==> flow/design.v <==
module SatTruncFP
  #(
    parameter	NB_XI  	= 20,
    parameter	NBF_XI	= 12,
    parameter	NB_XO	= 8,
    parameter	NBF_XO	= 6
    )
   (
    input [(NB_XI)-1:0]  i_data,
    output [(NB_XO)-1:0] o_data
    );
   localparam	NBI_XI	=	NB_XI	-	NBF_XI;
   localparam	NBI_XO	=	NB_XO	-	NBF_XO;
   wire [NB_XO-1:0] 	 aux_Sat;
   wire [NBF_XO-1:0] 	 aux_trunc;
   wire 		 condicion;
   wire [NB_XO-1:0] 	 resultado1;
   wire [NB_XO-1:0] 	 resultado2;
	generate
	   if (NBF_XI >= NBF_XO)
	     begin
		assign	aux_trunc = i_data[(NBF_XI-1):(NBF_XI - NBF_XO)];
	     end
	   else
	     begin
		assign	aux_trunc = {i_data[NBF_XI-1:0],{(NBF_XO - NBF_XI){1'b0}}};
	     end
	   if (NBI_XI > NBI_XO)
	     begin
		assign	condicion		=	(i_data[(NB_XI-2)-:(NBI_XI-NBI_XO)] == {(NBI_XI-NBI_XO){i_data[NB_XI-1]}});
		assign	resultado1		=	{i_data[(NB_XI-1)],{(NB_XO-1){~i_data[(NB_XI-1)]}}};
		assign	resultado2		=	{i_data[(NB_XI-1)],i_data[NBF_XI +:NBI_XO-1],aux_trunc};
		assign	aux_Sat			=	condicion	?	resultado2	:	resultado1;
	     end
	   else
	     begin
		if (NBI_XO == NBI_XI)
                  assign  aux_Sat = {i_data[(NB_XI-1)-:NBI_XI],aux_trunc};
		else
		  assign  aux_Sat	= {{(NBI_XO - NBI_XI){i_data[NB_XI-1]}},i_data[(NB_XI-1)-:NBI_XI],aux_trunc};
	     end
	endgenerate
   assign	o_data=aux_Sat;
endmodule
module filtro_fir
  #(
    parameter WW_INPUT  = 8,
    parameter WW_OUTPUT = 8
    ) 
   (
    input 			  clk,
    input 			  i_en,
    input 			  i_srst,
    input signed [ WW_INPUT-1:0]  i_data,
    output signed [WW_OUTPUT-1:0] o_data
    );
  localparam WW_COEFF = 8;
   reg  signed [WW_INPUT           -1:0] register [14:1];
   wire signed [         WW_COEFF  -1:0] coeff    [14:0];
   wire signed [WW_INPUT+WW_COEFF  -1:0] prod     [14:0];
   wire signed [WW_INPUT+WW_COEFF+1-1:0] sum      [8:1]; 
   wire signed [WW_INPUT+WW_COEFF+2-1:0] sum1     [4:1]; 
   wire signed [WW_INPUT+WW_COEFF+3-1:0] sum2     [2:1]; 
   wire signed [WW_INPUT+WW_COEFF+4-1:0] sum3; 
   reg signed [WW_INPUT+WW_COEFF   -1:0] prod_d   [14:0];
   reg signed [WW_INPUT+WW_COEFF+4 -1:0] sum3_d;
   reg signed [WW_INPUT+WW_COEFF+1 -1:0] sum_d    [8:1];
    assign coeff[ 0] = 8'hFF;
    assign coeff[ 1] = 8'hFF;
    assign coeff[ 2] = 8'hFF;
    assign coeff[ 3] = 8'h00;
    assign coeff[ 4] = 8'h03;
    assign coeff[ 5] = 8'h08;
    assign coeff[ 6] = 8'h0D;
    assign coeff[ 7] = 8'h10;
    assign coeff[ 8] = 8'h0D;
    assign coeff[ 9] = 8'h08;
    assign coeff[10] = 8'h03;
    assign coeff[11] = 8'h00;
    assign coeff[12] = 8'hFF;
    assign coeff[13] = 8'hFF;
    assign coeff[14] = 8'hFF;
  always @(posedge clk) begin
    if (i_srst == 1'b1) begin
      register[ 1] <= {WW_INPUT{1'b0}};
      register[ 2] <= {WW_INPUT{1'b0}};
      register[ 3] <= {WW_INPUT{1'b0}};
      register[ 4] <= {WW_INPUT{1'b0}};
      register[ 5] <= {WW_INPUT{1'b0}};
      register[ 6] <= {WW_INPUT{1'b0}};
      register[ 7] <= {WW_INPUT{1'b0}};
      register[ 8] <= {WW_INPUT{1'b0}};
      register[ 9] <= {WW_INPUT{1'b0}};
      register[10] <= {WW_INPUT{1'b0}};
      register[11] <= {WW_INPUT{1'b0}};
      register[12] <= {WW_INPUT{1'b0}};
      register[13] <= {WW_INPUT{1'b0}};
      register[14] <= {WW_INPUT{1'b0}};
    end else begin
      if (i_en == 1'b1) begin
        register[ 1] <= i_data;
        register[ 2] <= register[ 1];
        register[ 3] <= register[ 2];
        register[ 4] <= register[ 3];
        register[ 5] <= register[ 4];
        register[ 6] <= register[ 5];
        register[ 7] <= register[ 6];
        register[ 8] <= register[ 7];
        register[ 9] <= register[ 8];
        register[10] <= register[ 9];
        register[11] <= register[10];
        register[12] <= register[11];
        register[13] <= register[12];
	    register[14] <= register[13];
      end
    end
  end
  assign prod[ 0] = coeff[ 0] * i_data;
  assign prod[ 1] = coeff[ 1] * register[ 1];
  assign prod[ 2] = coeff[ 2] * register[ 2];
  assign prod[ 3] = coeff[ 3] * register[ 3];
  assign prod[ 4] = coeff[ 4] * register[ 4];
  assign prod[ 5] = coeff[ 5] * register[ 5];
  assign prod[ 6] = coeff[ 6] * register[ 6];
  assign prod[ 7] = coeff[ 7] * register[ 7];
  assign prod[ 8] = coeff[ 8] * register[ 8];
  assign prod[ 9] = coeff[ 9] * register[ 9];
  assign prod[10] = coeff[10] * register[10];
  assign prod[11] = coeff[11] * register[11];
  assign prod[12] = coeff[12] * register[12];
  assign prod[13] = coeff[13] * register[13];
  assign prod[14] = coeff[14] * register[14];
  always@(posedge clk) begin
    prod_d[ 0] <= prod[ 0];
    prod_d[ 1] <= prod[ 1];
    prod_d[ 2] <= prod[ 2];
    prod_d[ 3] <= prod[ 3];
    prod_d[ 4] <= prod[ 4];
    prod_d[ 5] <= prod[ 5];
    prod_d[ 6] <= prod[ 6];
    prod_d[ 7] <= prod[ 7];
    prod_d[ 8] <= prod[ 8];
    prod_d[ 9] <= prod[ 9];
    prod_d[10] <= prod[10];
    prod_d[11] <= prod[11];
    prod_d[12] <= prod[12];
    prod_d[13] <= prod[13];
    prod_d[14] <= prod[14];
  end
  assign sum[ 1] = prod_d[ 0] + prod_d[ 1]; 
  assign sum[ 2] = prod_d[ 2] + prod_d[ 3];
  assign sum[ 3] = prod_d[ 4] + prod_d[ 5];
  assign sum[ 4] = prod_d[ 6] + prod_d[ 7];
  assign sum[ 5] = prod_d[08] + prod_d[ 9];
  assign sum[ 6] = prod_d[10] + prod_d[11];
  assign sum[ 7] = prod_d[12] + prod_d[13];
  assign sum[ 8] = {prod_d[14][WW_INPUT+WW_COEFF-1],prod_d[14]};
  always@(posedge clk) begin
    sum_d[1] <= sum[1];
    sum_d[2] <= sum[2];
    sum_d[3] <= sum[3];
    sum_d[4] <= sum[4];
    sum_d[5] <= sum[5];
    sum_d[6] <= sum[6];
    sum_d[7] <= sum[7];
    sum_d[8] <= sum[8];
  end
  assign sum1[ 1] = sum_d[ 1] + sum_d[ 2]; 
  assign sum1[ 2] = sum_d[ 3] + sum_d[ 4];
  assign sum1[ 3] = sum_d[ 5] + sum_d[ 6];
  assign sum1[ 4] = sum_d[ 7] + sum_d[ 8];
  assign sum2[ 1] = sum1[ 1] + sum1[ 2]; 
  assign sum2[ 2] = sum1[ 3] + sum1[ 4];
  assign sum3 = sum2[ 1] + sum2[ 2]; 
  always@(posedge clk)
    sum3_d <= sum3;
  SatTruncFP
	inst_SatTruncFP_dataB
	(
	  .i_data(	sum3_d	),
	  .o_data(	o_data	)
	);
endmodule
==> flow/run.sh <==
#!/bin/bash
# the make line also repeats each setting of config.mk as NAME=value (left out here)
make -C /OpenROAD-flow-scripts/flow DESIGN_CONFIG=/design/flow/config.mk WORK_HOME=/design/flow/orfs CLKGATE_MAP_FILE= finish
==> flow/config.mk <==
export PLATFORM = sky130hd
export DESIGN_NAME = filtro_fir
export DESIGN_NICKNAME = filtro_fir
export VERILOG_FILES = /design/flow/design.v
export SDC_FILE = /design/flow/constraint.sdc
export NUM_CORES = 4
export LEC_CHECK = 0
export ABC_AREA = 1
export CAP_MARGIN = 40
export CORE_MARGIN = 2
export CORE_UTILIZATION = 72
export CTS_CLUSTER_DIAMETER = 41
export CTS_CLUSTER_SIZE = 15
export PLACE_DENSITY_LB_ADDON = 0.21
export SETUP_SLACK_MARGIN = 1.02
export SLEW_MARGIN = 20
==> flow/constraint.sdc <==
create_clock -name core_clock -period 3.92 [get_ports {clk}]
set_input_delay 0.7840 -clock core_clock [delete_from_list [all_inputs] [get_ports {clk}]]
set_output_delay 0.7840 -clock core_clock [all_outputs]
set_load 0.01 [all_outputs]
==> impl_metrics.tcl, run 1 <==
# implementation run metrics
set metrics [dict create \
    status "complete, no violations" \
    critical_path.max_fanout 7 \
    syn_area_per_cell_um2 9.22 \
    worst_hold_startpoint "prod_d[14][3]" \
    worstSetupPathType "reg2reg" \
    clock_tree_from_tritoncts "built" \
    place.port_buffers 18 \
    critical_path.endpoint "sum3_d[19]" \
    routed_wl_um 44600 \
    layout_min_cycle_time_ns 3.72 \
    ff_type "sky130_fd_sc_hd__dfxtp_1" \
    worst_slew_pin_slew_ns 0.850 \
    cp.required_ns 4.41 \
    clock_latency_ns 0.56 \
    cts_made_buffers 47 \
    max_slew_margin 0.434 \
    mappedNetlistArea_um2 19500 \
    finalWorstSetupSlack_ns 0.201 \
    share_of_the_yosys_chip_area_belonging_to_registers 0.422 \
    min_period_over_period 0.949 \
    adder_share 0.229 \
    floorplan.core_area_um2 26800 \
    fin_tns_setup_ns 0 \
    compound_area_frac 0.0908 \
    rr_worst_depth 15 \
    hold_violations 0 \
    max_cap_violations 0 \
    layout-area-overhead-vs-synth_pct 14.2 \
    pre_cts_slack_ns 0.205 \
    finish.cell_count_without_fillers 2534 \
    yosysTopAreaCell "sky130_fd_sc_hd__dfxtp_1" \
    buf_inv_stages_crit_path 4 \
    initial_antenna_violation_count 1 \
    grt-ovfl-total 0 \
    slowest_stage_cell_crit_path "sky130_fd_sc_hd__fa_1" \
    ys_top_logic_family "adder cells" \
    via_count 14000 \
    die-width_um 169 \
    grt_first_pass_wirelength_um 72400 \
    synth_async_sr_flop_share 0 \
    post_synth_num_cell_types 40 \
    r2r_start "sum_d[6][10]" \
    finalWeightedCongestion 0.884 \
    final_max_slew_viol_count 0 \
    log.warning_count 33 \
    skew_ns 0.0199 \
    synth-warning-count 4 \
    worstSetupStartpoint "sum_d[6][10]" \
    flip_flops_with_a_built_in_enable 0 \
    die_height_um 169 \
    cp_data_arrival_time_ns 4.21 \
    synth.top_cells.by_count "411 x sky130_fd_sc_hd__dfxtp_1, 405 x sky130_fd_sc_hd__inv_1, 346 x sky130_fd_sc_hd__nand2_1" \
    clockRootBuffer "sky130_fd_sc_hd__clkbuf_16" \
    synth.mux.area_fraction 0 \
    synth.top_cells.by_area "sky130_fd_sc_hd__dfxtp_1 42%, sky130_fd_sc_hd__fa_1 12%, sky130_fd_sc_hd__ha_1 10%" \
    critPathCaptureType "flip-flop" \
    dpl.hpwl_um 30300 \
    top_level_i_o_count 19 \
    reg2reg_slack_ns 0.20 \
    rows 60 \
    fin_nets 2455 \
    hp-class "reg2reg" \
    cpLargestDelayFamily "adder cells" \
    ys_sh_simple 0.121 \
    path_clk_slew_ns 0.07 \
    fp_util 0.728 \
    grt_setup_unrepaired "true" \
    ys_cells 2117 \
    clock-sinks 411 \
    synthesis.instances 2117 \
    dp_cells 2437 \
    drt_pass1_iterations 5 \
    fillCellCount 1480 \
    yosys.area.top_type_share 0.422 \
    worst_r2r_endpoint "sum3_d[19]" \
    grt_usage 0.321 \
    dr.first_iter.drc_count 661 \
    synth.most_common_cell "sky130_fd_sc_hd__dfxtp_1" \
    crit_cells 15 \
    start_kind "flip-flop" \
    design.die.area_um2 28400 \
    clock_tree.htree_level_count 2 \
    first_global_vias 14600 \
    drcViolationCount 0 \
    setup_viol 0 \
    hold_end "sum_d[8][3]" \
    min_delay_path_depth 0 \
    timing.fmax_ghz 0.269 \
    detail_route.wl_per_cell_um 17.6 \
    cp_slowest_stage_delay_ns 0.52 \
    fp_nets 2412 \
    synth-seq-cells 411 \
    route.detailed.vias_per_inst 5.53 \
    route.antenna.remaining_nets 0 \
    synth.cellmix.xorXnorShare 0.0494 \
    detail_route.antenna_diodes 0 \
    grt_start_max_net_pins 74 \
    cts_hold_repair.buffers 0 \
    cts_buffer_depth 3 \
    sequence_of_cells_on_the_critical_path "inv_2 -> fa_2 -> inv_4 -> fa_2 -> fa_1 -> inv_1 -> fa_1 -> inv_2 -> ha_4 -> nand4_1 -> nor2_4 -> nand4_1 -> nand3_1 -> nand2_1 -> nand2_1" \
    ys_area_um2 19500 \
]
-- layout make-up --
class / instances / area, um2 / area share
sequential: 411 / 8250 / 0.370
clock buffer: 53 / 1270 / 0.0571
tap: 341 / 427 / 0.0191
multi-input combinational: 1251 / 10100 / 0.453
clock inverter: 29 / 368 / 0.0165
inverter: 411 / 1550 / 0.0697
timing repair buffer: 38 / 329 / 0.0148
-- stage by stage --
step	hold WS [ns]	area, um2	util
2_1_floorplan	0.310	19800	-
3_3_place_gp	0.310	20300	0.757
3_5_place_dp	0.312	20300	0.757
4_1_cts	0.322	22100	0.826
5_1_grt	0.331	22300	0.831
6_report	0.316	22300	0.831
-- timing repair --
item,CTS,global route
setup endpoints to repair,21,28
pin swaps,36,14
buffers inserted,10,5
resized,49,47
-- per-layer routing --
metal	track usage	vias up	part of all wire
met5	0	-	0
met4	0.130	0	0.040
met3	0.0437	131	0.053
met2	0.571	420	0.50
met1	0.395	6735	0.41
li1	-	6738	-
==> run 2: changes to the inputs <==
Settings changed: CAP_MARGIN 40 to 20, CELL_PAD_IN_SITES_GLOBAL_PLACEMENT set to 0, CTS_CLUSTER_DIAMETER 41 to 77, GPL_ROUTABILITY_DRIVEN set to 0, HOLD_SLACK_MARGIN set to 0.29, MIN_ROUTING_LAYER set to met1, PLACE_DENSITY_LB_ADDON 0.21 to 0.04, SETUP_SLACK_MARGIN 1.02 to -0.07, SLEW_MARGIN 20 to 40.
Clock period 3.92 ns to 2.67 ns, I/O delays scaled along.
==> impl_metrics.tcl, run 2 <==
# implementation run metrics
set metrics [dict create \
    drcViolationCount 0 \
    hold_violations 0 \
    top_level_i_o_count 19 \
    worst_hold_startpoint "prod_d[14][3]" \
    failed_layout_checks "setup timing" \
    routed_wl_um 41700 \
    first_global_vias 14200 \
    adder_share 0.229 \
    yosys.area.top_type_share 0.422 \
    min_delay_path_depth 0 \
    share_of_the_yosys_chip_area_belonging_to_registers 0.422 \
    slowest_stage_cell_crit_path "sky130_fd_sc_hd__fa_2" \
    grt_start_max_net_pins 135 \
    clock_tree.htree_level_count 1 \
    via_count 13800 \
    synth.top_cells.by_area "sky130_fd_sc_hd__dfxtp_1 42%, sky130_fd_sc_hd__fa_1 12%, sky130_fd_sc_hd__ha_1 10%" \
    reg2reg_slack_ns -1.06 \
    synth.mux.area_fraction 0 \
    skew_ns 0.00912 \
    ff_type "sky130_fd_sc_hd__dfxtp_1" \
    layout-area-overhead-vs-synth_pct 12.3 \
    layout_min_cycle_time_ns 3.73 \
    setup_viol 14 \
    fp_nets 2412 \
    path_clk_slew_ns 0.07 \
    grt_usage 0.300 \
    flip_flops_with_a_built_in_enable 0 \
    synth-warning-count 4 \
    clock-sinks 411 \
    hold_end "sum_d[8][3]" \
    synth_async_sr_flop_share 0 \
    post_synth_num_cell_types 40 \
    cp.required_ns 3.18 \
    crit_cells 15 \
    route.detailed.vias_per_inst 5.45 \
    dpl.hpwl_um 30900 \
    fp_util 0.728 \
    clock_tree_from_tritoncts "built" \
    grt_first_pass_wirelength_um 68400 \
    final_max_slew_viol_count 0 \
    worst_slew_pin_slew_ns 0.596 \
    mappedNetlistArea_um2 19500 \
    dr.first_iter.drc_count 878 \
    worst_r2r_endpoint "sum3_d[19]" \
    fin_nets 2479 \
    drt_pass1_iterations 6 \
    synth.top_cells.by_count "411 x sky130_fd_sc_hd__dfxtp_1, 405 x sky130_fd_sc_hd__inv_1, 346 x sky130_fd_sc_hd__nand2_1" \
    detail_route.wl_per_cell_um 16.5 \
    grt_setup_unrepaired "true" \
    buf_inv_stages_crit_path 4 \
    ys_area_um2 19500 \
    route.antenna.remaining_nets 0 \
    min_period_over_period 1.40 \
    clockRootBuffer "sky130_fd_sc_hd__clkbuf_16" \
    cp_data_arrival_time_ns 4.24 \
    compound_area_frac 0.0908 \
    dpl_cell_area_um2 20700 \
    cts_made_buffers 31 \
    floorplan.core_area_um2 26800 \
    final_cell_area_um2 21900 \
    design.die.area_um2 28400 \
    synthesis.instances 2117 \
    cts_buffer_depth 3 \
    r2r_start "sum_d[6][10]" \
    rows 60 \
    cpLargestDelayFamily "adder cells" \
    start_kind "flip-flop" \
    hold_slack_ns 0.322 \
    place.port_buffers 18 \
    timing.fmax_ghz 0.268 \
    rr_worst_depth 15 \
    worstSetupStartpoint "sum_d[6][10]" \
    finalWorstSetupSlack_ns -1.06 \
    critical_path.max_fanout 6 \
    detail_route.antenna_diodes 0 \
    yosysTopAreaCell "sky130_fd_sc_hd__dfxtp_1" \
    log.warning_count 35 \
    ys_sh_simple 0.121 \
    worst_path_most_repeated_cell "sky130_fd_sc_hd__fa_1" \
    synth.most_common_cell "sky130_fd_sc_hd__dfxtp_1" \
    cp_slowest_stage_delay_ns 0.55 \
    clock_latency_ns 0.57 \
    syn_area_per_cell_um2 9.22 \
    die_height_um 169 \
    critical_path.endpoint "sum3_d[19]" \
    initial_antenna_violation_count 0 \
    max_slew_margin 0.603 \
    sequence_of_cells_on_the_critical_path "inv_4 -> fa_2 -> inv_4 -> fa_1 -> inv_1 -> fa_1 -> fa_1 -> inv_2 -> ha_4 -> nand4_1 -> nor2_4 -> nand4_1 -> nand3_1 -> nand2_1 -> nand2_1" \
    hp-class "reg2reg" \
    critPathCaptureType "flip-flop" \
    worstSetupPathType "reg2reg" \
    ys_top_logic_family "adder cells" \
    status "failed layout checks" \
    max_cap_violations 0 \
    final_core_util 0.818 \
    die-width_um 169 \
    ys_cells 2117 \
    synth-seq-cells 411 \
    synth.cellmix.xorXnorShare 0.0494 \
    grt-ovfl-total 0 \
]
==> run 2: area by class of cell <==
type	count	area, um2
multi-input combinational	1251	10200
sequential	411	8250
fill	1630	4880
inverter	411	1550
clock buffer	32	779
timing repair buffer	78	693
tap	341	427
clock inverter	3	21.3
==> run 2: timing repair <==
action	in CTS	in global routing
buffers inserted	1	7
gates resized	38	75
hold buffers	0	0
endpoints found under the setup margin	23	29
pin swaps	22	26
==> run 2: per-stage QoR <==
stage / setup WS [ns] / setup TNS, ns / cells
final: -1.06 / -13.63 / 2527
after global routing: -1.22 / -16.08 / 2527
after CTS: -0.993 / -14.31 / 2521
after detailed placement: -1.02 / -13.10 / 2485
after global placement: -0.942 / -12.05 / 2485
after floorplan: -0.754 / -9.35 / 2117
==> run 2: per-layer routing <==
layer  wire length, um  track usage  vias up
li1                  -            -     6740
met1             17700        0.379     6590
met2             20800        0.539      344
met3              1850       0.0351       99
met4              1450       0.0960        0
met5                 0            0        -
==> run 3: changes to the inputs <==
Settings changed: CAP_MARGIN 20 to 15, CELL_PAD_IN_SITES_DETAIL_PLACEMENT set to 1, CELL_PAD_IN_SITES_GLOBAL_PLACEMENT 0 to 1, CORE_ASPECT_RATIO set to 1.32, CORE_MARGIN 2 to 4, CORE_UTILIZATION 72 to 45, CTS_CLUSTER_DIAMETER 77 to not set, CTS_CLUSTER_SIZE 15 to 63, GPL_TIMING_DRIVEN set to 0, HOLD_SLACK_MARGIN 0.29 to not set, MAX_ROUTING_LAYER set to met5, MIN_ROUTING_LAYER met1 to met2, PLACE_DENSITY_LB_ADDON 0.04 to 0.14, SETUP_SLACK_MARGIN -0.07 to -0.51, SLEW_MARGIN 40 to 10, TNS_END_PERCENT set to 35.
Clock period 2.67 ns to 5.47 ns, I/O delays scaled along.
==> impl_metrics.tcl, run 3 <==
# implementation run metrics
set metrics [dict create \
    worst_slew_pin_slew_ns 1.23 \
    route.detailed.vias_per_inst 6.84 \
    synth.cellmix.xorXnorShare 0.0494 \
    top_level_i_o_count 19 \
    clock_latency_ns 0.56 \
    fin_tns_setup_ns 0 \
    clock_tree_from_tritoncts "built" \
    setup_viol 0 \
    dr.first_iter.drc_count 2465 \
    fp_util 0.456 \
    ys_top_logic_family "adder cells" \
    synth.most_common_cell "sky130_fd_sc_hd__dfxtp_1" \
    start_kind "flip-flop" \
    route.antenna.remaining_nets 0 \
    cts_buffer_depth 3 \
    grt_usage 0.331 \
    synthesis.instances 2117 \
    clock-sinks 411 \
    synth-seq-cells 411 \
    worst_path_most_repeated_cell "sky130_fd_sc_hd__inv_1" \
    die-width_um 189 \
    ff_type "sky130_fd_sc_hd__dfxtp_1" \
    grt_setup_unrepaired "false" \
    layout-area-overhead-vs-synth_pct 12.4 \
    synth_async_sr_flop_share 0 \
    ys_cells 2117 \
    min_delay_path_depth 0 \
    rr_worst_depth 17 \
    design.die.area_um2 46800 \
    layout_min_cycle_time_ns 4.25 \
    worst_r2r_endpoint "sum3_d[18]" \
    post_synth_num_cell_types 40 \
    detail_route.wl_per_cell_um 18.2 \
    r2r_start "sum_d[6][10]" \
    sequence_of_cells_on_the_critical_path "inv_1 -> fa_1 -> inv_1 -> fa_1 -> fa_1 -> inv_1 -> fa_1 -> inv_1 -> ha_1 -> nand2_1 -> inv_1 -> a21oi_1 -> nor2_1 -> nor2_1 -> nand2_1 -> nand2_1 -> nand2_1" \
    fin_nets 2471 \
    cp_slowest_stage_delay_ns 0.55 \
    mappedNetlistArea_um2 19500 \
    worst_hold_startpoint "prod_d[2][2]" \
    log.warning_count 30 \
    via_count 19100 \
    die_height_um 247 \
    hold_violations 0 \
    floorplan.core_area_um2 42800 \
    max_cap_violations 0 \
    ctsResizeCount 0 \
    cp_data_arrival_time_ns 4.69 \
    cts_hold_repair.buffers 0 \
    syn_area_per_cell_um2 9.22 \
    reg2reg_slack_ns 1.22 \
    routed_wl_um 50900 \
    hp-class "reg2reg" \
    grt_first_pass_wirelength_um 81700 \
    drt_pass1_iterations 6 \
    ys_area_um2 19500 \
    synth.top_cells.by_area "sky130_fd_sc_hd__dfxtp_1 42%, sky130_fd_sc_hd__fa_1 12%, sky130_fd_sc_hd__ha_1 10%" \
    status "complete, no violations" \
    rows 87 \
    slowest_stage_cell_crit_path "sky130_fd_sc_hd__fa_1" \
    flip_flops_with_a_built_in_enable 0 \
    critPathCaptureType "flip-flop" \
    cpLargestDelayFamily "adder cells" \
    cp.required_ns 5.91 \
    min_period_over_period 0.777 \
    yosysTopAreaCell "sky130_fd_sc_hd__dfxtp_1" \
    worstSetupStartpoint "sum_d[6][10]" \
    fp_nets 2412 \
    synth.top_cells.by_count "411 x sky130_fd_sc_hd__dfxtp_1, 405 x sky130_fd_sc_hd__inv_1, 346 x sky130_fd_sc_hd__nand2_1" \
    path_clk_slew_ns 0.07 \
    crit_cells 17 \
    cts_made_buffers 42 \
    yosys.area.top_type_share 0.422 \
    ys_sh_simple 0.121 \
    max_slew_margin 0.179 \
    timing.fmax_ghz 0.235 \
    drcViolationCount 0 \
    share_of_the_yosys_chip_area_belonging_to_registers 0.422 \
    worstSetupPathType "reg2reg" \
    cts_post_setup_buffers_inserted 0 \
    buf_inv_stages_crit_path 5 \
    hold_end "sum_d[2][2]" \
    critical_path.endpoint "sum3_d[18]" \
    final_max_slew_viol_count 0 \
    grt_start_max_net_pins 15 \
    place.port_buffers 15 \
    critical_path.max_fanout 5 \
    synth-warning-count 4 \
    grt-ovfl-total 0 \
    synth.mux.area_fraction 0 \
    clockRootBuffer "sky130_fd_sc_hd__clkbuf_16" \
    clock_tree.htree_level_count 2 \
    compound_area_frac 0.0908 \
    initial_antenna_violation_count 0 \
    first_global_vias 22300 \
    skew_ns 0.0284 \
    dpl.hpwl_um 39100 \
    adder_share 0.229 \
]
## run 3: cell type report
type                    instances  area [um2]
flip-flops and latches        411        8230
multi-input cells            1251        9560
clock inverters                17         253
well taps                     578         723
plain buffers                  44         188
repair buffers                 15         150
inverters                     411        1540
fillers                      4956       20800
clock buffers                  61        1300
diodes                          2        5.00
## run 3: stage by stage
stage,cells,setup slack (ns),instance area [um2],util,hold slack (ns)
after global placement,2710,1.22,20400,0.477,0.310
after global routing,2788,0.879,21900,0.513,0.318
after detailed placement,2710,1.23,20400,0.477,0.313
final,2790,1.22,21900,0.513,0.314
after CTS,2788,1.20,21900,0.513,0.311
after floorplan,2117,1.70,19500,-,0.310
## run 3: layer usage
metal / share of wire / up-vias / global-route usage
met2: 0.58 / 5019 / 0.449
li1: - / 6722 / -
met5: 0.00081 / - / 0.0160
met4: 0.077 / 2 / 0.0658
met3: 0.35 / 377 / 0.393
met1: 0 / 6971 / -
==> run 4: changes to the inputs <==
Settings changed: CAP_MARGIN 15 to 20, CELL_PAD_IN_SITES_DETAIL_PLACEMENT 1 to not set, CORE_ASPECT_RATIO 1.32 to 0.68, CORE_MARGIN 4 to 10, CORE_UTILIZATION 45 to 68, GPL_TIMING_DRIVEN 0 to not set, MAX_ROUTING_LAYER met5 to met4, MIN_ROUTING_LAYER met2 to met1, PLACE_DENSITY_LB_ADDON 0.14 to not set, SETUP_SLACK_MARGIN -0.51 to 0.69, SLEW_MARGIN 10 to 5, TNS_END_PERCENT 35 to not set.
Clock period 5.47 ns to 4.36 ns, I/O delays scaled along.
==> impl_metrics.tcl, run 4 <==
# implementation run metrics
set metrics [dict create \
    ff_type "sky130_fd_sc_hd__dfxtp_1" \
    max_slew_margin 0.362 \
    dpl.hpwl_um 30700 \
    cts_hold_repair.buffers 0 \
    place.port_buffers 18 \
    worstSetupStartpoint "sum_d[1][5]" \
    die_height_um 160 \
    layout-area-overhead-vs-synth_pct 12.9 \
    initial_antenna_violation_count 0 \
    grt_start_max_net_pins 91 \
    critPathCaptureType "flip-flop" \
    grt.met2_usage 0.348 \
    status "complete, no violations" \
    hp-class "reg2reg" \
    final_max_slew_viol_count 0 \
    synth.cellmix.xorXnorShare 0.0494 \
    grt-ovfl-total 0 \
    dr.first_iter.drc_count 898 \
    hold_end "sum_d[8][5]" \
    yosysTopAreaCell "sky130_fd_sc_hd__dfxtp_1" \
    flip_flops_with_a_built_in_enable 0 \
    critical_path.endpoint "sum3_d[15]" \
    synthesis.instances 2117 \
    synth.mux.area_fraction 0 \
    cp_data_arrival_time_ns 4.26 \
    fin_tns_setup_ns 0 \
    grt_setup_unrepaired "true" \
    detail_route.antenna_diodes 0 \
    max_cap_violations 0 \
    clock_tree_from_tritoncts "built" \
    compound_area_frac 0.0908 \
    cts_made_buffers 38 \
    r2r_start "sum_d[1][5]" \
    skew_ns 0.0187 \
    drt_pass1_iterations 7 \
    ys_cells 2117 \
    die-width_um 225 \
    share_of_the_yosys_chip_area_belonging_to_registers 0.422 \
    ys_area_um2 19500 \
    grt_first_pass_wirelength_um 68900 \
    sequence_of_cells_on_the_critical_path "inv_2 -> fa_1 -> inv_2 -> fa_1 -> fa_1 -> inv_2 -> fa_1 -> inv_2 -> ha_4 -> nand2_4 -> nor2_4 -> nand2_1 -> o211ai_2 -> nand2_1 -> nand2_1 -> xor2_1" \
    log.warning_count 35 \
    min_period_over_period 0.871 \
    adder_share 0.229 \
    fp_nets 2412 \
    route.antenna.remaining_nets 0 \
    synth-seq-cells 411 \
    grt_usage 0.242 \
    syn_area_per_cell_um2 9.22 \
    clock_tree.htree_level_count 2 \
    rows 51 \
    yosys.area.top_type_share 0.422 \
    ys_sh_simple 0.121 \
    synth.top_cells.by_count "411 x sky130_fd_sc_hd__dfxtp_1, 405 x sky130_fd_sc_hd__inv_1, 346 x sky130_fd_sc_hd__nand2_1" \
    hold_violations 0 \
    routed_wl_um 42500 \
    critical_path.max_fanout 4 \
    post_synth_num_cell_types 40 \
    met1_usage 0.353 \
    design.die.area_um2 36000 \
    clock-sinks 411 \
    worst_slew_pin_slew_ns 0.957 \
    cp_slowest_stage_delay_ns 0.55 \
    path_clk_slew_ns 0.07 \
    layout_min_cycle_time_ns 3.80 \
    fin_nets 2452 \
    cpLargestDelayFamily "adder cells" \
    setup_viol 0 \
    drcViolationCount 0 \
    worst_hold_startpoint "prod_d[14][5]" \
    synth-warning-count 4 \
    rr_worst_depth 16 \
    clock_latency_ns 0.55 \
    fillCellCount 1928 \
    mappedNetlistArea_um2 19500 \
    slowest_stage_cell_crit_path "sky130_fd_sc_hd__fa_1" \
    gr-usage-met3 0.0353 \
    crit_cells 16 \
    synth.top_cells.by_area "sky130_fd_sc_hd__dfxtp_1 42%, sky130_fd_sc_hd__fa_1 12%, sky130_fd_sc_hd__ha_1 10%" \
    worst_r2r_endpoint "sum3_d[15]" \
    cts_buffer_depth 3 \
    reg2reg_slack_ns 0.56 \
    first_global_vias 13400 \
    ys_top_logic_family "adder cells" \
    synth_async_sr_flop_share 0 \
    clockRootBuffer "sky130_fd_sc_hd__clkbuf_16" \
    start_kind "flip-flop" \
    fp_util 0.686 \
    detail_route.wl_per_cell_um 16.6 \
    worstSetupPathType "reg2reg" \
    timing.fmax_ghz 0.263 \
    min_delay_path_depth 0 \
    top_level_i_o_count 19 \
    route.detailed.vias_per_inst 5.30 \
    via_count 13500 \
    synth.most_common_cell "sky130_fd_sc_hd__dfxtp_1" \
    globalRoute.busiestLayer "met1" \
    buf_inv_stages_crit_path 4 \
    hold_slack_ns 0.327 \
    cp.required_ns 4.83 \
    floorplan.core_area_um2 28500 \
]
[run 4: metal layers]
layer / share of wire / vias to the layer above
met4: 0.021 / 0
met5: 0 / -
li1: - / 6722
met1: 0.50 / 6426
met2: 0.43 / 314
met3: 0.052 / 77
[run 4: per-stage QoR]
stage / util / cell area (um2) / std cells / setup WS (ns)
floorplan: - / 19500 / 2117 / 0.677
global placement: 0.704 / 20000 / 2467 / 0.433
detailed placement: 0.704 / 20000 / 2467 / 0.359
CTS: 0.763 / 21700 / 2544 / 0.676
global route: 0.774 / 22000 / 2556 / 0.452
finish: 0.774 / 22000 / 2556 / 0.562
[run 4: area by class of cell]
cell class / count / area [um2] / share of cell area
multi-input combinational: 1251 / 10100 / 0.458
tap: 371 / 464 / 0.0211
inverter: 411 / 1550 / 0.0705
clock inverter: 16 / 215 / 0.00977
timing repair buffer: 44 / 370 / 0.0168
clock buffer: 52 / 1080 / 0.0492
sequential: 411 / 8250 / 0.375
[run 4: repair_timing]
item                                    in CTS  in global routing
hold endpoints to repair                     0                  0
gates resized                               81                 93
setup buffers                                9                 12
pin swaps                                   66                 66
endpoints found under the setup margin      14                 13
==> run 5: changes to the inputs <==
Settings changed: CAP_MARGIN 20 to 40, CELL_PAD_IN_SITES_GLOBAL_PLACEMENT 1 to not set, CORE_ASPECT_RATIO 0.68 to not set, CORE_MARGIN 10 to 2, CORE_UTILIZATION 68 to 72, CTS_CLUSTER_DIAMETER set to 86, CTS_CLUSTER_SIZE 63 to 14, GPL_ROUTABILITY_DRIVEN 0 to not set, MAX_ROUTING_LAYER met4 to not set, MIN_ROUTING_LAYER met1 to not set, PLACE_DENSITY_LB_ADDON set to 0.15, SETUP_SLACK_MARGIN 0.69 to -0.09, SLEW_MARGIN 5 to 40.
Clock period 4.36 ns to 2.92 ns, I/O delays scaled along.
==> impl_metrics.tcl, run 5 <==
# implementation run metrics
set metrics [dict create \
    status "failed layout checks" \
    failed_layout_checks "setup timing" \
    synth.most_common_cell "sky130_fd_sc_hd__dfxtp_1" \
    worstSetupStartpoint "sum_d[2][9]" \
    layout-area-overhead-vs-synth_pct 11.2 \
    synth-seq-cells 411 \
    synth.cellmix.xorXnorShare 0.0494 \
    drt_pass1_iterations 5 \
    start_kind "flip-flop" \
    fp_util 0.728 \
    timing.fmax_ghz 0.270 \
    buf_inv_stages_crit_path 4 \
    finalWeightedCongestion 0.858 \
    yosysTopAreaCell "sky130_fd_sc_hd__dfxtp_1" \
    clock-sinks 411 \
    critPathCaptureType "flip-flop" \
    critical_path.endpoint "sum3_d[16]" \
    max_cap_violations 0 \
    min_delay_path_depth 0 \
    mappedNetlistArea_um2 19500 \
    grt_first_pass_wirelength_um 69100 \
    min_period_over_period 1.27 \
    reg2reg_slack_ns -0.78 \
    grt_setup_unrepaired "true" \
    final_core_util 0.809 \
    design.die.area_um2 28400 \
    cp_slowest_stage_delay_ns 0.62 \
    setup_viol 14 \
    die_height_um 169 \
    synth-warning-count 4 \
    ys_area_um2 19500 \
    post_synth_num_cell_types 40 \
    hold_end "sum_d[2][15]" \
    clock_latency_ns 0.52 \
    hold_violations 0 \
    clock_tree.htree_level_count 2 \
    dp_cells 2466 \
    cts_made_buffers 35 \
    routed_wl_um 41800 \
    place.port_buffers 18 \
    yosys.area.top_type_share 0.422 \
    fin_nets 2465 \
    critical_path.max_fanout 5 \
    finish.cell_count_without_fillers 2511 \
    route.detailed.vias_per_inst 5.41 \
    route.antenna.remaining_nets 0 \
    clockRootBuffer "sky130_fd_sc_hd__clkbuf_16" \
    share_of_the_yosys_chip_area_belonging_to_registers 0.422 \
    slowest_stage_cell_crit_path "sky130_fd_sc_hd__fa_1" \
    log.warning_count 33 \
    finalWorstSetupSlack_ns -0.777 \
    path_clk_slew_ns 0.07 \
    worstSetupPathType "reg2reg" \
    detail_route.wl_per_cell_um 16.7 \
    ys_top_logic_family "adder cells" \
    skew_ns 0.0125 \
    grt-ovfl-total 0 \
    fp_nets 2412 \
    detail_route.antenna_diodes 0 \
    sequence_of_cells_on_the_critical_path "inv_2 -> fa_1 -> inv_2 -> fa_2 -> fa_1 -> inv_1 -> fa_1 -> inv_2 -> ha_4 -> a21o_1 -> a21oi_2 -> o21a_1 -> nand2_1 -> nand2_1 -> nand2_1" \
    r2r_start "sum_d[2][9]" \
    final_max_slew_viol_count 0 \
    die-width_um 169 \
    top_level_i_o_count 19 \
    rr_worst_depth 15 \
    worst_hold_startpoint "prod_d[2][15]" \
    synth.top_cells.by_count "411 x sky130_fd_sc_hd__dfxtp_1, 405 x sky130_fd_sc_hd__inv_1, 346 x sky130_fd_sc_hd__nand2_1" \
    via_count 13600 \
    flip_flops_with_a_built_in_enable 0 \
    dpl.hpwl_um 31100 \
    synth.top_cells.by_area "sky130_fd_sc_hd__dfxtp_1 42%, sky130_fd_sc_hd__fa_1 12%, sky130_fd_sc_hd__ha_1 10%" \
    grt_start_max_net_pins 89 \
    ys_sh_simple 0.121 \
    cp_data_arrival_time_ns 4.11 \
    synthesis.instances 2117 \
    clock_tree_from_tritoncts "built" \
    first_global_vias 14300 \
    cts_buffer_depth 3 \
    synth_async_sr_flop_share 0 \
    layout_min_cycle_time_ns 3.70 \
    grt_usage 0.306 \
    adder_share 0.229 \
    ff_type "sky130_fd_sc_hd__dfxtp_1" \
    synth.mux.area_fraction 0 \
    dr.first_iter.drc_count 689 \
    cpLargestDelayFamily "adder cells" \
    max_slew_margin 0.619 \
    ys_cells 2117 \
    cp.required_ns 3.33 \
    hp-class "reg2reg" \
    crit_cells 15 \
    worst_r2r_endpoint "sum3_d[16]" \
    syn_area_per_cell_um2 9.22 \
    floorplan.core_area_um2 26800 \
    drcViolationCount 0 \
    compound_area_frac 0.0908 \
    worst_slew_pin_slew_ns 0.566 \
    rows 60 \
    initial_antenna_violation_count 0 \
]
run 5: cell type report:
type / instances / area (um2)
multi-input cells: 1251 / 10000
flip-flops and latches: 411 / 8250
fillers: 1668 / 5110
inverters: 411 / 1550
clock buffers: 35 / 876
repair buffers: 60 / 536
well taps: 341 / 427
clock inverters: 2 / 20.0
run 5: routing by layer:
layer  wire length [um]  GRT usage  vias to the layer above
met1              17500      0.375                     6448
li1                   -          -                     6724
met3               2090     0.0482                       87
met4               1560      0.120                        0
met5                  0          0                        -
met2              20700      0.543                      327
run 5: metrics by stage:
step	hold WS [ns]	setup TNS [ns]	cell area [um2]	setup WS (ns)
final	0.317	-9.70	21700	-0.777
after detailed placement	0.312	-9.48	20500	-0.748
after global placement	0.310	-8.59	20500	-0.698
after global routing	0.329	-11.93	21700	-0.946
after floorplan	0.310	-5.85	19800	-0.504
after CTS	0.320	-9.20	21600	-0.752
run 5: what timing repair did:
action                     CTS  global route
pin swaps                   38            34
buffers inserted             4             5
hold buffers                 0             0
setup endpoints to repair   14            16
resized                     44            43
==> run 6: changes to the inputs <==
Settings changed: ABC_AREA 1 to not set, CAP_MARGIN 40 to 20, CORE_UTILIZATION 72 to 64, CTS_CLUSTER_DIAMETER 86 to not set, CTS_CLUSTER_SIZE 14 to 44, PLACE_DENSITY_LB_ADDON 0.15 to not set, SETUP_SLACK_MARGIN -0.09 to 1.09, SLEW_MARGIN 40 to 20.
Clock period 2.92 ns to 3.76 ns, I/O delays scaled along.
==> impl_metrics.tcl, run 6 <==
# implementation run metrics
set metrics [dict create \
    die_height_um 176 \
    max_slew_margin 0.503 \
    reg2reg_slack_ns -0.53 \
    mappedNetlistArea_um2 18900 \
    grt_setup_unrepaired "true" \
    ys_cells 1818 \
    failed_layout_checks "setup timing" \
    worst_r2r_endpoint "sum3_d[18]" \
    flip_flops_with_a_built_in_enable 0 \
    worst_slew_pin_slew_ns 0.746 \
    routed_wl_um 37200 \
    synth.most_common_cell "sky130_fd_sc_hd__dfxtp_1" \
    layout_min_cycle_time_ns 4.29 \
    cp_data_arrival_time_ns 4.73 \
    adder_share 0.236 \
    post_synth_num_cell_types 52 \
    worst_hold_startpoint "prod_d[14][8]" \
    fp_util 0.655 \
    status "failed layout checks" \
    dr.first_iter.drc_count 397 \
    compound_area_frac 0.0712 \
    clockRootBuffer "sky130_fd_sc_hd__clkbuf_16" \
    hold_end "sum_d[8][8]" \
    start_kind "flip-flop" \
    setup_viol 11 \
    cts_buffer_depth 3 \
    synth.top_cells.by_count "411 x sky130_fd_sc_hd__dfxtp_1, 337 x sky130_fd_sc_hd__inv_1, 166 x sky130_fd_sc_hd__nor2_1" \
    yosysTopAreaCell "sky130_fd_sc_hd__dfxtp_1" \
    ys_top_logic_family "adder cells" \
    finalWeightedCongestion 0.825 \
    layout-area-overhead-vs-synth_pct 16.2 \
    grt_start_max_net_pins 71 \
    critical_path.endpoint "sum3_d[18]" \
    worstSetupStartpoint "sum_d[3][9]" \
    buf_inv_stages_crit_path 4 \
    clock-sinks 411 \
    critPathCaptureType "flip-flop" \
    worst_path_most_repeated_cell "sky130_fd_sc_hd__fa_1" \
    initial_antenna_violation_count 0 \
    synthesis.instances 1818 \
    ff_type "sky130_fd_sc_hd__dfxtp_1" \
    detail_route.wl_per_cell_um 16.0 \
    synth-warning-count 4 \
    synth.cellmix.xorXnorShare 0.0564 \
    cp.required_ns 4.20 \
    grt-ovfl-total 0 \
    via_count 11800 \
    finalWorstSetupSlack_ns -0.530 \
    clock_latency_ns 0.53 \
    hp-class "reg2reg" \
    rr_worst_depth 16 \
    min_delay_path_depth 0 \
    timing.fmax_ghz 0.233 \
    clock_tree_from_tritoncts "built" \
    final_max_slew_viol_count 0 \
    log.warning_count 35 \
    clock_tree.htree_level_count 2 \
    max_cap_violations 0 \
    synth.mux.area_fraction 0.0603 \
    drt_pass1_iterations 5 \
    worstSetupPathType "reg2reg" \
    cts_hold_repair.buffers 0 \
    fillCellCount 1997 \
    route.antenna.remaining_nets 0 \
    rows 62 \
    drcViolationCount 0 \
    cpLargestDelayFamily "adder cells" \
    min_period_over_period 1.14 \
    cts_made_buffers 42 \
    fin_tns_setup_ns -3.76 \
    route.detailed.vias_per_inst 5.10 \
    die-width_um 176 \
    synth-seq-cells 411 \
    design.die.area_um2 31000 \
    syn_area_per_cell_um2 10.4 \
    sequence_of_cells_on_the_critical_path "inv_1 -> fa_1 -> inv_2 -> fa_1 -> fa_1 -> inv_1 -> fa_1 -> inv_2 -> ha_4 -> a21oi_4 -> o2111ai_2 -> a31oi_2 -> o41ai_4 -> o21ai_2 -> or4b_4 -> o311ai_2" \
    first_global_vias 12400 \
    detail_route.antenna_diodes 0 \
    hold_violations 0 \
    grt_first_pass_wirelength_um 61000 \
    hold_slack_ns 0.324 \
    cp_slowest_stage_delay_ns 0.54 \
    critical_path.max_fanout 3 \
    crit_cells 16 \
    grt_usage 0.248 \
    skew_ns 0.0119 \
    synth_async_sr_flop_share 0 \
    share_of_the_yosys_chip_area_belonging_to_registers 0.434 \
    path_clk_slew_ns 0.06 \
    ys_sh_simple 0.0676 \
    top_level_i_o_count 19 \
    fin_nets 2198 \
    floorplan.core_area_um2 28900 \
    ys_area_um2 18900 \
    synth.top_cells.by_area "sky130_fd_sc_hd__dfxtp_1 43%, sky130_fd_sc_hd__fa_1 13%, sky130_fd_sc_hd__ha_1 11%" \
    r2r_start "sum_d[3][9]" \
    slowest_stage_cell_crit_path "sky130_fd_sc_hd__fa_1" \
    dpl.hpwl_um 27400 \
    fp_nets 2113 \
    place.port_buffers 18 \
    yosys.area.top_type_share 0.434 \
]
==> run 6: area by class of cell <==
cell class / instances / area [um2] / share of cell area
Multi-Input combinational cell: 1032 / 9900 / 0.450
Sequential cell: 411 / 8270 / 0.376
Inverter: 337 / 1260 / 0.0575
Clock buffer: 52 / 1170 / 0.0532
Timing Repair Buffer: 79 / 633 / 0.0288
Tap cell: 384 / 480 / 0.0218
Clock inverter: 23 / 280 / 0.0127
==> run 6: routing by layer <==
| layer | vias up | wire, um | part of all wire | GRT usage |
|---|---|---|---|---|
| li1 | 5942 | - | - | - |
| met1 | 5668 | 16700 | 0.45 | 0.317 |
| met2 | 143 | 18300 | 0.49 | 0.436 |
| met3 | 61 | 1220 | 0.033 | 0.0383 |
| met4 | 0 | 1020 | 0.027 | 0.0764 |
| met5 | - | 0 | 0 | 0 |
==> run 6: metrics by stage <==
stage	worst slack (ns)	cell area, um2	util	std cells
floorplan	-0.290	19100	-	1818
global placement	-0.500	19900	0.688	2215
detailed placement	-0.567	19900	0.688	2215
CTS	-0.511	21700	0.751	2310
global route	-0.725	22000	0.760	2318
finish	-0.530	22000	0.760	2318
==> run 6: what timing repair did <==
action | 4_1_cts | 5_1_grt
pin swaps | 41 | 42
setup endpoints to repair | 30 | 30
cloned | 0 | 0
buffers inserted | 20 | 8
gates resized | 89 | 43
==> run 7: changes to the inputs <==
Settings changed: ABC_AREA set to 1, CELL_PAD_IN_SITES_GLOBAL_PLACEMENT set to 1, CORE_UTILIZATION 64 to 68, CTS_CLUSTER_SIZE 44 to not set, GPL_ROUTABILITY_DRIVEN set to 0, MIN_ROUTING_LAYER set to met1, SETUP_SLACK_MARGIN 1.09 to 0.69, SLEW_MARGIN 20 to 0.
Clock period 3.76 ns to 4.36 ns, I/O delays scaled along.
==> impl_metrics.tcl, run 7 <==
# implementation run metrics
set metrics [dict create \
    status "complete, no violations" \
    synth.top_cells.by_area "sky130_fd_sc_hd__dfxtp_1 42%, sky130_fd_sc_hd__fa_1 12%, sky130_fd_sc_hd__ha_1 10%" \
    share_of_the_yosys_chip_area_belonging_to_registers 0.422 \
    skew_ns 0.0139 \
    detail_route.antenna_diodes 0 \
    die_height_um 173 \
    clock-sinks 411 \
    yosysTopAreaCell "sky130_fd_sc_hd__dfxtp_1" \
    fp_nets 2412 \
    via_count 13500 \
    r2r_start "sum_d[3][9]" \
    final_max_slew_viol_count 0 \
    critical_path.max_fanout 5 \
    cts_made_buffers 42 \
    reg2reg_slack_ns 0.63 \
    initial_antenna_violation_count 0 \
    syn_area_per_cell_um2 9.22 \
    final_cell_area_um2 22100 \
    hold_end "sum_d[8][12]" \
    place.port_buffers 18 \
    min_delay_path_depth 0 \
    compound_area_frac 0.0908 \
    adder_share 0.229 \
    layout-area-overhead-vs-synth_pct 13.4 \
    synth_async_sr_flop_share 0 \
    synthesis.instances 2117 \
    layout_min_cycle_time_ns 3.73 \
    crit_cells 16 \
    min_period_over_period 0.854 \
    synth-warning-count 4 \
    grt-ovfl-total 0 \
    clock_latency_ns 0.54 \
    critical_path.endpoint "sum3_d[16]" \
    synth.top_cells.by_count "411 x sky130_fd_sc_hd__dfxtp_1, 405 x sky130_fd_sc_hd__inv_1, 346 x sky130_fd_sc_hd__nand2_1" \
    drcViolationCount 0 \
    ys_area_um2 19500 \
    synth.most_common_cell "sky130_fd_sc_hd__dfxtp_1" \
    grt_usage 0.283 \
    fin_tns_setup_ns 0 \
    route.antenna.remaining_nets 0 \
    drt_pass1_iterations 5 \
    ys_top_logic_family "adder cells" \
    first_global_vias 13800 \
    dpl_cell_area_um2 20100 \
    fin_nets 2451 \
    path_clk_slew_ns 0.07 \
    post_synth_num_cell_types 40 \
    worstSetupPathType "reg2reg" \
    cpLargestDelayFamily "adder cells" \
    buf_inv_stages_crit_path 5 \
    setup_viol 0 \
    grt_start_max_net_pins 87 \
    hp-class "reg2reg" \
    worst_slew_pin_slew_ns 0.956 \
    worstSetupStartpoint "sum_d[3][9]" \
    ff_type "sky130_fd_sc_hd__dfxtp_1" \
    routed_wl_um 41700 \
    max_slew_margin 0.363 \
    synth.mux.area_fraction 0 \
    hold_violations 0 \
    cp_slowest_stage_delay_ns 0.61 \
    clockRootBuffer "sky130_fd_sc_hd__clkbuf_16" \
    fp_util 0.685 \
    route.detailed.vias_per_inst 5.26 \
    ys_sh_simple 0.121 \
    worst_r2r_endpoint "sum3_d[16]" \
    log.warning_count 35 \
    yosys.area.top_type_share 0.422 \
    max_cap_violations 0 \
    rr_worst_depth 16 \
    rows 62 \
    cp.required_ns 4.79 \
    flip_flops_with_a_built_in_enable 0 \
    cp_data_arrival_time_ns 4.15 \
    design.die.area_um2 30100 \
    start_kind "flip-flop" \
    dpl.hpwl_um 30100 \
    ys_cells 2117 \
    floorplan.core_area_um2 28500 \
    grt_first_pass_wirelength_um 68800 \
    detail_route.wl_per_cell_um 16.2 \
    slowest_stage_cell_crit_path "sky130_fd_sc_hd__fa_1" \
    clock_tree_from_tritoncts "built" \
    synth.cellmix.xorXnorShare 0.0494 \
    clock_tree.htree_level_count 2 \
    mappedNetlistArea_um2 19500 \
    sequence_of_cells_on_the_critical_path "inv_1 -> fa_1 -> inv_2 -> fa_2 -> fa_1 -> inv_1 -> fa_1 -> inv_2 -> ha_4 -> nand2_4 -> inv_1 -> a21oi_2 -> o21a_1 -> nand2_1 -> nand2_1 -> nand2_1" \
    grt_setup_unrepaired "true" \
    cts_buffer_depth 3 \
    dr.first_iter.drc_count 681 \
    critPathCaptureType "flip-flop" \
    timing.fmax_ghz 0.268 \
    die-width_um 173 \
    worst_hold_startpoint "prod_d[14][12]" \
    synth-seq-cells 411 \
    top_level_i_o_count 19 \
]
[run 7: timing repair]
action | in CTS | in global routing
hold buffers | 0 | 0
endpoints found under the setup margin | 14 | 14
pin swaps | 78 | 64
setup buffers | 14 | 3
resized | 82 | 63
[run 7: stage by stage]
step / instances / utilization / hold slack, ns / worst slack (ns)
after floorplan: 2117 / - / 0.310 / 0.677
after detailed placement: 2479 / 0.704 / 0.312 / 0.375
final: 2572 / 0.777 / 0.323 / 0.634
after CTS: 2569 / 0.772 / 0.324 / 0.680
after global routing: 2572 / 0.777 / 0.330 / 0.489
after global placement: 2479 / 0.704 / 0.310 / 0.485
[run 7: area by class of cell]
class / count / area (um2)
Multi-Input combinational cell: 1251 / 10000
Sequential cell: 411 / 8240
Fill cell: 2004 / 6340
Inverter: 411 / 1550
Clock buffer: 60 / 1240
Tap cell: 384 / 480
Timing Repair Buffer: 39 / 349
Clock inverter: 16 / 221
[run 7: metal layers]
layer / part of all wire / global-route usage / vias to the layer above
met5: 0 / 0 / -
met4: 0.028 / 0.0812 / 0
met3: 0.034 / 0.0353 / 80
met2: 0.49 / 0.496 / 235
met1: 0.45 / 0.372 / 6489
li1: - / - / 6737
==> run 8: changes to the inputs <==
Settings changed: CELL_PAD_IN_SITES_GLOBAL_PLACEMENT 1 to 0, CORE_UTILIZATION 68 to 45, GPL_ROUTABILITY_DRIVEN 0 to 1.
==> impl_metrics.tcl, run 8 <==
# implementation run metrics
set metrics [dict create \
    via_count 13100 \
    ys_top_logic_family "adder cells" \
    cp_slowest_stage_delay_ns 0.56 \
    dr.first_iter.drc_count 645 \
    synth-warning-count 4 \
    flip_flops_with_a_built_in_enable 0 \
    grt_first_pass_wirelength_um 66200 \
    timing.fmax_ghz 0.266 \
    worst_slew_pin_slew_ns 0.833 \
    max_cap_violations 0 \
    ys_cells 2117 \
    cts_hold_repair.buffers 0 \
    final_max_slew_viol_count 0 \
    fillCellCount 3951 \
    min_period_over_period 0.861 \
    route.antenna.remaining_nets 0 \
    grt_usage 0.184 \
    start_kind "flip-flop" \
    drt_pass1_iterations 5 \
    synth.most_common_cell "sky130_fd_sc_hd__dfxtp_1" \
    clockRootBuffer "sky130_fd_sc_hd__clkbuf_16" \
    slowest_stage_cell_crit_path "sky130_fd_sc_hd__fa_1" \
    fp_util 0.454 \
    synthesis.instances 2117 \
    mappedNetlistArea_um2 19500 \
    buf_inv_stages_crit_path 4 \
    synth-seq-cells 411 \
    post_synth_num_cell_types 40 \
    critical_path.endpoint "sum3_d[18]" \
    floorplan.core_area_um2 43000 \
    ys_sh_simple 0.121 \
    fin_tns_setup_ns 0 \
    synth.mux.area_fraction 0 \
    hold_end "sum_d[2][10]" \
    status "complete, no violations" \
    crit_cells 16 \
    syn_area_per_cell_um2 9.22 \
    clock_tree_from_tritoncts "built" \
    max_slew_margin 0.445 \
    rr_worst_depth 16 \
    clock_tree.htree_level_count 2 \
    critPathCaptureType "flip-flop" \
    finalWeightedCongestion 0.836 \
    grt_setup_unrepaired "true" \
    layout-area-overhead-vs-synth_pct 15.6 \
    synth.cellmix.xorXnorShare 0.0494 \
    detail_route.wl_per_cell_um 14.3 \
    routed_wl_um 39900 \
    grt_start_max_net_pins 79 \
    min_delay_path_depth 0 \
    final_core_util 0.525 \
    detail_route.antenna_diodes 0 \
    cp.required_ns 4.80 \
    yosys.area.top_type_share 0.422 \
    initial_antenna_violation_count 2 \
    route.detailed.vias_per_inst 4.71 \
    path_clk_slew_ns 0.06 \
    worst_r2r_endpoint "sum3_d[18]" \
    layout_min_cycle_time_ns 3.76 \
    cts_made_buffers 45 \
    r2r_start "sum_d[4][10]" \
    worstSetupStartpoint "sum_d[4][10]" \
    setup_viol 0 \
    synth.top_cells.by_area "sky130_fd_sc_hd__dfxtp_1 42%, sky130_fd_sc_hd__fa_1 12%, sky130_fd_sc_hd__ha_1 10%" \
    share_of_the_yosys_chip_area_belonging_to_registers 0.422 \
    sequence_of_cells_on_the_critical_path "inv_1 -> fa_1 -> inv_1 -> fa_1 -> fa_1 -> inv_2 -> fa_1 -> inv_1 -> ha_4 -> a21o_1 -> a21oi_2 -> nor2_1 -> nor2_1 -> nand2_1 -> nand2_1 -> nand2_1" \
    skew_ns 0.0176 \
    synth_async_sr_flop_share 0 \
    clock-sinks 411 \
    ys_area_um2 19500 \
    adder_share 0.229 \
    synth.top_cells.by_count "411 x sky130_fd_sc_hd__dfxtp_1, 405 x sky130_fd_sc_hd__inv_1, 346 x sky130_fd_sc_hd__nand2_1" \
    cp_data_arrival_time_ns 4.20 \
    first_global_vias 13300 \
    clock_latency_ns 0.56 \
    top_level_i_o_count 19 \
    critical_path.max_fanout 5 \
    hp-class "reg2reg" \
    cts_buffer_depth 3 \
    rows 76 \
    ff_type "sky130_fd_sc_hd__dfxtp_1" \
    hold_violations 0 \
    fin_nets 2460 \
    log.warning_count 33 \
    yosysTopAreaCell "sky130_fd_sc_hd__dfxtp_1" \
    worstSetupPathType "reg2reg" \
    worst_hold_startpoint "prod_d[2][10]" \
    grt-ovfl-total 0 \
    design.die.area_um2 45000 \
    worst_path_most_repeated_cell "sky130_fd_sc_hd__fa_1" \
    compound_area_frac 0.0908 \
    drcViolationCount 0 \
    dpl.hpwl_um 30200 \
    reg2reg_slack_ns 0.60 \
    cpLargestDelayFamily "adder cells" \
    place.port_buffers 18 \
    fp_nets 2412 \
    die-width_um 212 \
    die_height_um 212 \
]
run 8: metrics by stage:
step | cell area [um2] | std cells | worst slack (ns) | hold WS, ns
2_1_floorplan | 19500 | 2117 | 0.677 | 0.310
6_report | 22600 | 2786 | 0.604 | 0.323
4_1_cts | 22400 | 2782 | 0.677 | 0.326
3_5_place_dp | 20300 | 2681 | 0.357 | 0.312
3_3_place_gp | 20300 | 2681 | 0.441 | 0.311
5_1_grt | 22600 | 2786 | 0.484 | 0.330
run 8: routing by layer:
metal	global-route usage	vias to the layer above	wire length, um
met2	0.319	130	18900
met1	0.243	6188	19100
met5	0	-	0
met3	0.0307	46	1140
li1	-	6759	-
met4	0.0381	0	643
run 8: area by class of cell:
cell class	instances	area, um2	share of cell area
multi-input cells	1251	10000	0.444
flip-flops and latches	411	8240	0.366
inverters	411	1550	0.0687
clock buffers	67	1320	0.0586
well taps	585	732	0.0325
repair buffers	45	390	0.0173
clock inverters	16	294	0.0130
run 8: what timing repair did:
action	4_1_cts	5_1_grt
gates resized	89	56
pin swaps	75	57
endpoints found under the setup margin	13	14
buffers inserted	18	4
==> run 9: changes to the inputs <==
Settings changed: CAP_MARGIN 20 to 15, CELL_PAD_IN_SITES_DETAIL_PLACEMENT set to 1, CELL_PAD_IN_SITES_GLOBAL_PLACEMENT 0 to 1, CORE_ASPECT_RATIO set to 1.32, CORE_MARGIN 2 to 8, CTS_CLUSTER_SIZE set to 65, GPL_ROUTABILITY_DRIVEN 1 to not set, MAX_ROUTING_LAYER set to met5, MIN_ROUTING_LAYER met1 to met2, PLACE_DENSITY_LB_ADDON set to 0.14, SETUP_SLACK_MARGIN 0.69 to -0.51, SLEW_MARGIN 0 to 10, TNS_END_PERCENT set to 35.
Clock period 4.36 ns to 5.47 ns, I/O delays scaled along.
==> impl_metrics.tcl, run 9 <==
# implementation run metrics
set metrics [dict create \
    status "complete, no violations" \
    detail_route.wl_per_cell_um 17.3 \
    flip_flops_with_a_built_in_enable 0 \
    log.warning_count 31 \
    clock_tree.htree_level_count 2 \
    layout_min_cycle_time_ns 4.13 \
    grt_usage 0.292 \
    adder_share 0.229 \
    floorplan.core_area_um2 42800 \
    die_height_um 255 \
    drt_pass1_iterations 5 \
    final_max_slew_viol_count 0 \
    sequence_of_cells_on_the_critical_path "inv_1 -> fa_1 -> inv_1 -> fa_1 -> fa_1 -> inv_1 -> fa_1 -> inv_1 -> ha_1 -> nand2_1 -> inv_1 -> a21oi_1 -> o21a_1 -> nand2_1 -> nand2_1 -> nand2_1" \
    fin_tns_setup_ns 0 \
    cp_data_arrival_time_ns 4.57 \
    worst_r2r_endpoint "sum3_d[16]" \
    synth.top_cells.by_area "sky130_fd_sc_hd__dfxtp_1 42%, sky130_fd_sc_hd__fa_1 12%, sky130_fd_sc_hd__ha_1 10%" \
    skew_ns 0.0231 \
    grt_start_max_net_pins 83 \
    clock_tree_from_tritoncts "built" \
    dpl_cell_area_um2 20200 \
    critPathCaptureType "flip-flop" \
    routed_wl_um 47400 \
    yosysTopAreaCell "sky130_fd_sc_hd__dfxtp_1" \
    yosys.area.top_type_share 0.422 \
    path_clk_slew_ns 0.07 \
    cpLargestDelayFamily "adder cells" \
    rr_worst_depth 16 \
    min_period_over_period 0.754 \
    fillCellCount 4907 \
    reg2reg_slack_ns 1.34 \
    finalWorstSetupSlack_ns 1.34 \
    ys_area_um2 19500 \
    timing.fmax_ghz 0.242 \
    ys_cells 2117 \
    synth_async_sr_flop_share 0 \
    synth.cellmix.xorXnorShare 0.0494 \
    ctsResizeCount 0 \
    fp_util 0.456 \
    cts_buffer_depth 3 \
    final_cell_area_um2 21700 \
    start_kind "flip-flop" \
    layout-area-overhead-vs-synth_pct 11.4 \
    die-width_um 197 \
    top_level_i_o_count 19 \
    synthesis.instances 2117 \
    worstSetupStartpoint "sum_d[3][15]" \
    critical_path.endpoint "sum3_d[16]" \
    mappedNetlistArea_um2 19500 \
    hold_violations 0 \
    cts_made_buffers 42 \
    synth.top_cells.by_count "411 x sky130_fd_sc_hd__dfxtp_1, 405 x sky130_fd_sc_hd__inv_1, 346 x sky130_fd_sc_hd__nand2_1" \
    ff_type "sky130_fd_sc_hd__dfxtp_1" \
    hp-class "reg2reg" \
    rows 87 \
    place.port_buffers 18 \
    synth-seq-cells 411 \
    critical_path.max_fanout 5 \
    cp_slowest_stage_delay_ns 0.55 \
    worst_slew_pin_slew_ns 1.02 \
    hold_end "sum_d[2][2]" \
    finalWeightedCongestion 0.830 \
    dpl.hpwl_um 34800 \
    synth-warning-count 4 \
    fp_nets 2412 \
    worst_hold_startpoint "prod_d[2][2]" \
    clockRootBuffer "sky130_fd_sc_hd__clkbuf_16" \
    syn_area_per_cell_um2 9.22 \
    grt_setup_unrepaired "false" \
    cts_post_setup_buffers_inserted 0 \
    cts_hold_repair.buffers 0 \
    route.detailed.vias_per_inst 6.75 \
    clock_latency_ns 0.56 \
    crit_cells 16 \
    fin_nets 2433 \
    max_cap_violations 0 \
    route.antenna.remaining_nets 0 \
    setup_viol 0 \
    synth.mux.area_fraction 0 \
    via_count 18500 \
    share_of_the_yosys_chip_area_belonging_to_registers 0.422 \
    pre_cts_slack_ns 1.37 \
    buf_inv_stages_crit_path 5 \
    ys_top_logic_family "adder cells" \
    max_slew_margin 0.317 \
    r2r_start "sum_d[3][15]" \
    grt-ovfl-total 0 \
    ys_sh_simple 0.121 \
    slowest_stage_cell_crit_path "sky130_fd_sc_hd__fa_1" \
    dr.first_iter.drc_count 1957 \
    drcViolationCount 0 \
    initial_antenna_violation_count 1 \
    clock-sinks 411 \
    cp.required_ns 5.91 \
    min_delay_path_depth 0 \
    grt_first_pass_wirelength_um 77100 \
    worst_path_most_repeated_cell "sky130_fd_sc_hd__inv_1" \
    post_synth_num_cell_types 40 \
    first_global_vias 21900 \
    design.die.area_um2 50400 \
    compound_area_frac 0.0908 \
    worstSetupPathType "reg2reg" \
    synth.most_common_cell "sky130_fd_sc_hd__dfxtp_1" \
]
-- run 9: metrics by stage --
stage           util  cells  hold slack (ns)
6_report       0.508   2745            0.317
5_1_grt        0.508   2744            0.325
4_1_cts        0.508   2744            0.321
3_5_place_dp   0.473   2672            0.313
3_3_place_gp   0.473   2672            0.310
2_1_floorplan      -   2117            0.310
-- run 9: routing by layer --
metal,vias up,part of all wire,track usage
li1,6637,-,-
met1,6888,0,-
met2,4750,0.59,0.385
met3,261,0.36,0.354
met4,6,0.054,0.0487
met5,-,0.0026,0.0253
-- run 9: cell type report --
type | instances | area [um2] | area share
clock buffers | 53 | 1170 | 0.0540
flip-flops and latches | 411 | 8230 | 0.378
diodes | 1 | 2.50 | 0.000115
repair buffers | 21 | 198 | 0.00909
inverters | 411 | 1540 | 0.0710
multi-input cells | 1251 | 9560 | 0.440
clock inverters | 19 | 317 | 0.0146
well taps | 578 | 723 | 0.0333
